Design ALU, start of the top module:
module ALU (
    input Clk,
    input Reset,
    input [7:0] operand_A, operand_B,
    input [3:0] Sel,
    output [7:0] Out,
    output [3:0] Flag);
Settings: LEC_CHECK=0, ABC_AREA=1, CAP_MARGIN=20, CORE_ASPECT_RATIO=0.5, CORE_MARGIN=2, CORE_UTILIZATION=72, CTS_CLUSTER_DIAMETER=400, CTS_CLUSTER_SIZE=98, SLEW_MARGIN=20, TNS_END_PERCENT=10; clock period 6.35 ns.
run.sh (not shown) runs the stock make flow with config.mk's settings and CLKGATE_MAP_FILE=.
The first run ended with an error in global routing (5_1_grt).
Change:
Settings changed: ABC_AREA 1 to unset, CORE_ASPECT_RATIO 0.5 to unset, CORE_UTILIZATION 72 to 40, CTS_CLUSTER_DIAMETER 400 to unset, CTS_CLUSTER_SIZE 98 to unset, TNS_END_PERCENT 10 to unset.
Clock period 6.35 ns to 13.5 ns, I/O delays scaled along.
Now the flow produced a clean layout.
Synthesized cell count came out lower by 25%.
Area after synthesis came out lower by 8.0%.
Die size came out higher by 62%.
Change:
Settings changed: CELL_PAD_IN_SITES_GLOBAL_PLACEMENT set to 2, MIN_ROUTING_LAYER set to met2.
Clock period 13.5 ns to 15.4 ns, I/O delays scaled along.
Effect: The new run completed without violations. Cell count came out lower by about 1%. Power fell by about 10%. Sequential share of layout area climbs by 0.13 points. Global-route usage rises by 21 points. Design area decreases by about 3%. First-iteration DRC count grows to 4.4 times its value. Routed wire length is higher by 21%. Worst setup slack gains 0.17 ns.
Change:
Settings changed: ABC_AREA set to 1, CELL_PAD_IN_SITES_GLOBAL_PLACEMENT 2 to unset, CORE_UTILIZATION 40 to 72, CTS_CLUSTER_SIZE set to 99, MIN_ROUTING_LAYER met2 to unset.
Clock period 15.4 ns to 11.9 ns, I/O delays scaled along.
Outcome: The new run finished with setup timing left. Total power went up by 39%. Design area went up by 9.5%. Via count went down by 13%.

========
Starting RTL as in the previous note.
clock: 11.7 ns
lec_check: 0
cap_margin: 10
core_margin: 2
core_utilization: 72
gpl_timing_driven: 1
hold_slack_margin: -0.1
max_routing_layer: met5
place_density: 0.64
setup_slack_margin: -0.9
slew_margin: 20
tns_end_percent: 80
The starting point completed and failed the layout checks on negative setup slack.
Edit:
--- a/flow/config.mk
+++ b/flow/config.mk
@@ -9,3 +9,3 @@
 export CORE_MARGIN = 2
-export CORE_UTILIZATION = 72
+export CORE_UTILIZATION = 70
 export GPL_TIMING_DRIVEN = 1
@@ -13,4 +13,4 @@
 export MAX_ROUTING_LAYER = met5
-export PLACE_DENSITY = 0.64
-export SETUP_SLACK_MARGIN = -0.9
+export PLACE_DENSITY = 0.65
+export SETUP_SLACK_MARGIN = -0.62
 export SLEW_MARGIN = 20
Outcome: The changed run failed in global routing (5_1_grt) with GRT-0232; area after synthesis does not change; synthesized cell count does not change; die size increases by 2.7%.
Edit:
==> flow/config.mk (replaced) <==
export PLATFORM = sky130hd
export DESIGN_NAME = ALU
export DESIGN_NICKNAME = ALU
export VERILOG_FILES = /design/flow/design.v
export SDC_FILE = /design/flow/constraint.sdc
export NUM_CORES = 4
export LEC_CHECK = 0
export CAP_MARGIN = 20
export CORE_MARGIN = 2
export CORE_UTILIZATION = 39
export SLEW_MARGIN = 20
==> flow/constraint.sdc (replaced) <==
create_clock -name core_clock -period 16.4 [get_ports {Clk}]
set_input_delay 3.2800 -clock core_clock [delete_from_list [all_inputs] [get_ports {Clk}]]
set_output_delay 3.2800 -clock core_clock [all_outputs]
set_load 0.01 [all_outputs]
What happened: The changed run passed the timing, design-rule and antenna checks; synthesized cell count is unchanged; synthesized area stays the same; die area went up by 76%.
Edit:
--- a/flow/config.mk
+++ b/flow/config.mk
@@ -9,3 +9,4 @@
 export CORE_MARGIN = 2
-export CORE_UTILIZATION = 39
+export CORE_UTILIZATION = 66
+export CTS_CLUSTER_DIAMETER = 40
 export SLEW_MARGIN = 20
==> flow/constraint.sdc (replaced) <==
create_clock -name core_clock -period 8.56 [get_ports {Clk}]
set_input_delay 1.7120 -clock core_clock [delete_from_list [all_inputs] [get_ports {Clk}]]
set_output_delay 1.7120 -clock core_clock [all_outputs]
set_load 0.01 [all_outputs]
Now the flow aborted during global routing (5_1_grt).
Synthesized area does not change.
Die size went down by about 40%.
Synthesized cell count stays the same.
Edit:
--- a/flow/config.mk
+++ b/flow/config.mk
@@ -7,6 +7,9 @@
 export LEC_CHECK = 0
-export CAP_MARGIN = 20
+export ABC_AREA = 1
+export CAP_MARGIN = 5
 export CORE_MARGIN = 2
-export CORE_UTILIZATION = 66
+export CORE_UTILIZATION = 70
 export CTS_CLUSTER_DIAMETER = 40
+export CTS_CLUSTER_SIZE = 72
 export SLEW_MARGIN = 20
+export TNS_END_PERCENT = 5
==> flow/constraint.sdc (replaced) <==
create_clock -name core_clock -period 7.04 [get_ports {Clk}]
set_input_delay 1.4080 -clock core_clock [delete_from_list [all_inputs] [get_ports {Clk}]]
set_output_delay 1.4080 -clock core_clock [all_outputs]
set_load 0.01 [all_outputs]
- The new run died in global routing (5_1_grt), error GRT-0116
- die size came out higher by 2.3%
- synthesized area climbs by 8.6%
- synthesized cell count rises by 34%

========
== main ==
The RTL this note starts from:
==> flow/design.v <==
module ALU (
    input Clk,
    input Reset,
    input [7:0] operand_A, operand_B,
    input [3:0] Sel,
    output [7:0] Out,
    output [3:0] Flag);
    reg [7:0] Result;
    reg [3:0] FlagCpy;
    reg [7:0] nResult;
    reg [3:0] nFlag;
    reg [8:0] extendResult;
    reg [15:0] extendResult1;
    assign Out = Result;
    assign Flag = FlagCpy;
    always @(*)
    begin
        nResult = Result;
        nFlag = FlagCpy;
        extendResult = 9'd0;
        extendResult1 = 16'd0;
        case(Sel)
            4'h0:
                begin
                    extendResult = operand_A + operand_B;
                    if(extendResult >> 8 == 1)
                        nFlag = nFlag | 4'b0010;
                    else
                        nResult = extendResult[7:0];
                end
            4'h1:
                begin
                    if(operand_A < operand_B)
                        nFlag = nFlag | 4'b1000;
                    else
                        nResult = operand_A - operand_B;
                end
            4'h2:
                begin
                    extendResult1 = operand_A * operand_B;
                    if(extendResult1 >> 8 != 0)
                        nFlag = nFlag | 4'b0100;
                    else
                        nResult = operand_A * operand_B;
                    if(nResult == 0)
                        nFlag = nFlag | 4'b0001;
                end
            4'h3:
                begin
                    if(operand_A < operand_B)
                        nFlag = nFlag | 4'b1000;
                    else if(operand_B == 0)
                        nResult = 8'hFF;
                    else
                        nResult = operand_A / operand_B;
                    if(nResult == 0)
                        nFlag = nFlag | 4'b0001;
                end
            4'h4:
                begin
                extendResult1 = operand_A << operand_B;
                if(operand_B > 8 || (operand_A==1&&operand_B==8))
                    nFlag = nFlag | 4'b0010;
                else
                    begin
                    extendResult1 = operand_A << operand_B;
                    if(extendResult1 << 8 != 0)
                        nFlag = nFlag | 4'b0010;
                    else
                        nResult = operand_A << operand_B;
                    end
                if(nResult == 0)
                    nFlag = nFlag | 4'b0001;
                end
            4'h5:
                begin
                nResult = operand_A >> operand_B;
                if(nResult == 0)
                    nFlag = nFlag | 4'b0001;
                if(operand_B > 8 || (operand_B == 8 && operand_A==1) || (operand_B==7&&(operand_A == 2 || operand_A==3)) || operand_B==6&&(operand_A<=7&&operand_A>=4) || operand_B==5&&(operand_A<=15&&operand_A>=8) || operand_B==4&&(operand_A<=31&&operand_A>=16))
                    nFlag = nFlag | 4'b1000;
                end
            4'h6:
                begin
                nResult = operand_A & operand_B;
                if(nResult == 0)
                    nFlag = nFlag | 1;
                end
            4'h7:
                begin
                nResult = operand_A | operand_B;
                if(nResult == 0)
                    nFlag = nFlag | 1;
                end
            4'h8:
                begin
                nResult = operand_A ^ operand_B;
                if(nResult == 0)
                    nFlag = nFlag | 1;
                end
            4'h9:
                begin
                nResult = ~(operand_A ^ operand_B);
                if(nResult == 0)
                    nFlag = nFlag | 1;
                end
            4'hA:
                begin
                nResult = ~(operand_A & operand_B);
                if(nResult == 0)
                    nFlag = nFlag | 1;
                end
            4'hB:
                begin
                nResult = ~(operand_A | operand_B);
                if(nResult == 0)
                    nFlag = nFlag | 1;
                end
            default:
                nResult = 8'h00;
        endcase
    end
    always @(posedge Clk, posedge Reset)
    begin
        if(Reset) begin
            Result <= 8'h00;
            FlagCpy <= 4'b0000;
        end else begin
            Result <= nResult;
            FlagCpy <= nFlag;
        end
    end
endmodule
export LEC_CHECK = 0
export CAP_MARGIN = 10
export CORE_MARGIN = 2
export CORE_UTILIZATION = 72
export CTS_CLUSTER_DIAMETER = 27
export GPL_TIMING_DRIVEN = 1
export HOLD_SLACK_MARGIN = -0.1
export MAX_ROUTING_LAYER = met5
export PLACE_DENSITY = 0.64
export SETUP_SLACK_MARGIN = 3.28
export SLEW_MARGIN = 20
export TNS_END_PERCENT = 80
create_clock -name core_clock -period 11.7 [get_ports {Clk}]
main: aborted in global routing (5_1_grt) (tool error)
Inputs modified between main and the feature branch:
- a change of SETUP_SLACK_MARGIN from 3.28 to -0.9
- a change of TNS_END_PERCENT from 80 to 20
- a change of PLACE_DENSITY from 0.64 to 0.65
- a change of CORE_UTILIZATION from 72 to 30
- a deleted HOLD_SLACK_MARGIN that had been -0.1
- a deleted CTS_CLUSTER_DIAMETER that had been 27
- an added CORE_ASPECT_RATIO of 0.5
- a change of the clock period (ns, I/O delays scaled along) from 11.7 to 17.0
Findings:
From main to the feature branch, synthesized netlist net count did not move at all. The feature branch has completed all stages; timing, DRC and antenna checks passed. Looking at die height, the feature branch sits 9.2% above main. Comparing main against the feature branch, there is no change at all in maximum buffer depth of the clock tree. Re async set or reset register ratio after synthesis: no difference whatsoever between the feature branch and main. The feature branch ends up with a post-placement worst setup slack that is 2.40 ns higher than in main.

========
Starts from the design.v that is shown in full above.
make LEC_CHECK=0 CAP_MARGIN=10 CELL_PAD_IN_SITES_GLOBAL_PLACEMENT=0 CORE_MARGIN=2 CORE_UTILIZATION=42 MIN_ROUTING_LAYER=met2 PLACE_DENSITY=0.56 SETUP_SLACK_MARGIN=-0.73 SLEW_MARGIN=40 finish   # period 13.5 ns
The baseline completed, yet does not pass: DRC, setup timing.
Rerun with:
- CAP_MARGIN: 10 -> 20
- PLACE_DENSITY: 0.56 -> unset
- SETUP_SLACK_MARGIN: -0.73 -> unset
The new run produced a clean layout. Hold slack gains 0.0073 ns. Synthesized area stays the same. Fmax rises by 7.4%. Via count goes down by 2.6%. Non-clock buffer count drops by 14.
Rerun with:
- CAP_MARGIN: 20 -> 10
- CORE_ASPECT_RATIO: unset -> 0.61
- CORE_MARGIN: 2 -> 10
- CORE_UTILIZATION: 42 -> 40
- CTS_CLUSTER_DIAMETER: unset -> 262
- GPL_ROUTABILITY_DRIVEN: unset -> 1
- PLACE_DENSITY: unset -> 0.56
- SETUP_SLACK_MARGIN: unset -> -0.73
=>
- Now the flow produced a layout that fails on setup timing
- synthesized area does not change
- total power rises by a few percent
- worst hold slack is about the same
- maximum frequency goes down by a few percent
Rerun with:
- CAP_MARGIN: 10 -> 20
- CELL_PAD_IN_SITES_GLOBAL_PLACEMENT: 0 -> unset
- CORE_ASPECT_RATIO: 0.61 -> unset
- CTS_CLUSTER_DIAMETER: 262 -> unset
- GPL_ROUTABILITY_DRIVEN: 1 -> unset
- MIN_ROUTING_LAYER: met2 -> unset
- PLACE_DENSITY: 0.56 -> unset
- SETUP_SLACK_MARGIN: -0.73 -> -1.18
- SLEW_MARGIN: 40 -> 20
- TNS_END_PERCENT: unset -> 50
The changed run finished with setup timing left.
Global-route usage came out lower by 20 points.
Register-to-register slack loses 0.04 ns.
Total power drops by 9.6%.
Non-clock buffer count shrinks by 25.
Worst hold slack is worse by 0.020 ns.
Clock skew came out lower by 0.0069 ns.
Die size goes down by 0.71%.
Cell area went down by 4.4%.
Sequential share of layout area climbs by 0.17 points.
Via count is lower by 30%.
Rerun with:
- CORE_MARGIN: 10 -> 2
- CORE_UTILIZATION: 40 -> 58
- SETUP_SLACK_MARGIN: -1.18 -> unset
- TNS_END_PERCENT: 50 -> unset
- clock period: 13.5 -> 13.0 ns (I/O delays scaled with it)
Result:
- With this change the flow passed the timing, design-rule and antenna checks
- clock power increases by 23%
- count of clock-buffer cells in the layout increases by 1
- setup slack gains 0.49 ns
- flip-flop count is unchanged
- final area rises by 5.5%
- register-to-register slack got worse by 0.50 ns
- worst hold slack is better by 0.020 ns

========
Starts from the design.v that is shown in full above.
Settings: LEC_CHECK=0, CAP_MARGIN=10, CORE_MARGIN=2, CORE_UTILIZATION=72, GPL_TIMING_DRIVEN=1, MAX_ROUTING_LAYER=met4, PLACE_DENSITY=0.65, SETUP_SLACK_MARGIN=0.47, SLEW_MARGIN=20, TNS_END_PERCENT=80; clock period 10.7 ns.
The starting point ended with an error in 5_1_grt.
Change:
Settings changed: CORE_UTILIZATION 72 to 30, GPL_TIMING_DRIVEN 1 to 0, MAX_ROUTING_LAYER met4 to met5, SETUP_SLACK_MARGIN 0.47 to -0.9.
Clock period 10.7 ns to 17.0 ns, I/O delays scaled along.
Outcome:
- The new run finished but failed the layout checks on negative setup slack
- die size came out higher by 130%
- synthesized area stays the same
- synthesized cell count is unchanged
Change:
Settings changed: CAP_MARGIN 10 to 40, CORE_ASPECT_RATIO set to 0.5, CORE_MARGIN 2 to 10, GPL_TIMING_DRIVEN 0 to 1, HOLD_SLACK_MARGIN set to 0.12, TNS_END_PERCENT 80 to 20.
After rerunning: The changed run produced a clean layout. Total power is about the same. Wire length grows by 3.8%. Maximum frequency grows by 3.8%. Synthesized cell count stays the same. Sequential cell count is unchanged.
Change:
Settings changed: CAP_MARGIN 40 to 0, CORE_MARGIN 10 to 7, CORE_UTILIZATION 30 to 61, GPL_TIMING_DRIVEN 1 to not set, HOLD_SLACK_MARGIN 0.12 to not set, MAX_ROUTING_LAYER met5 to not set, PLACE_DENSITY 0.65 to not set, SETUP_SLACK_MARGIN -0.9 to not set, TNS_END_PERCENT 20 to 25.
Clock period 17.0 ns to 13.5 ns, I/O delays scaled along.
=> Design area grows by a few percent. Clock skew stays flat. Total power grows by well over a third. Register-to-register slack gets worse by 3500 ps. Sequential share of layout area shrinks by 0.24 points. Global-route usage grows by 18 points. Core utilization grows by 41 points.

========
## exp/umber
RTL: the design.v shown in full above, as it stands there.
make LEC_CHECK=0 CAP_MARGIN=20 CORE_MARGIN=2 CORE_UTILIZATION=40 SETUP_SLACK_MARGIN=-0.84 SLEW_MARGIN=20 finish   # period 13.0 ns
exp/umber -> stages 100% | layout checks FAIL | setup timing
Setup changes, exp/umber to exp/amber
Settings: setting PLACE_DENSITY_LB_ADDON to 0.06 for the first time; setting ABC_AREA to 1 for the first time; changing CORE_UTILIZATION from 40 to 58; removing SETUP_SLACK_MARGIN (formerly -0.84); changing the clock period (ns, I/O delays scaled along) from 13.0 to 9.28.
Findings:
[exp/amber] flow finished | final checks: failed | reasons: setup timing
Post-CTS setup buffer count up 27 in exp/amber wrt exp/umber
Taking exp/umber as the reference, in exp/amber chip area in the Yosys report has increased, first-iteration DRC count increased by about 60% relative to the old numbers, clock transition at the register clock pins on the worst setup and hold paths after CTS did not really move, relative contribution of combinational cells to total power rose 2.2 points.
| via count | lower: exp/umber |
Comparing the two runs side by side, exp/amber comes out behind exp/umber on wire length of the first global-routing pass.
diff inputs: exp/amber => exp/garnet
Settings: CORE_UTILIZATION changed from 58 to 31; CORE_MARGIN changed from 2 to 10; PLACE_DENSITY_LB_ADDON removed (was 0.06); ABC_AREA removed (was 1); TNS_END_PERCENT newly set to 15; the clock period (ns, I/O delays scaled along) changed from 9.28 to 13.5.
==> comparison <==
- exp/amber -> exp/garnet: global route total overflow delta 0, exact match
- exp/garnet: number of core rows 13 above exp/amber
- exp/amber has a higher total power than exp/garnet.
- Per the final summary, exp/garnet finished and its layout is clean on timing, DRC and antenna.
- exp/amber → exp/garnet: static leakage shrank by 0.0015 uW, post-DP HPWL shrank by 2.4%, cell count shrank by about 17%, peak ir drop on the vdd network shrank by about 40%.
Relative to exp/garnet, the following input files were edited for exp/harbor:
Settings: TNS_END_PERCENT changed from 15 to 25; CORE_UTILIZATION changed from 31 to 40; SETUP_SLACK_MARGIN newly set to -1.22.
==> comparison <==
Changes observed in exp/harbor relative to exp/garnet: part of the total power dissipated in combinational logic higher; wire length fell 3.0%; flip-flop count comparable; hold slack went down by 0.011 ns; total buffers and inverters traversed by the critical path went down 2. In the floorplan summary, exp/harbor is listed with a die area less than that of exp/garnet. Final checks on exp/harbor, whose flow otherwise completed, came back failing, citing setup timing. Total number of multi-input combinational cells came out exactly the same in exp/harbor and exp/garnet.
Power and IR drop assume default switching activity.
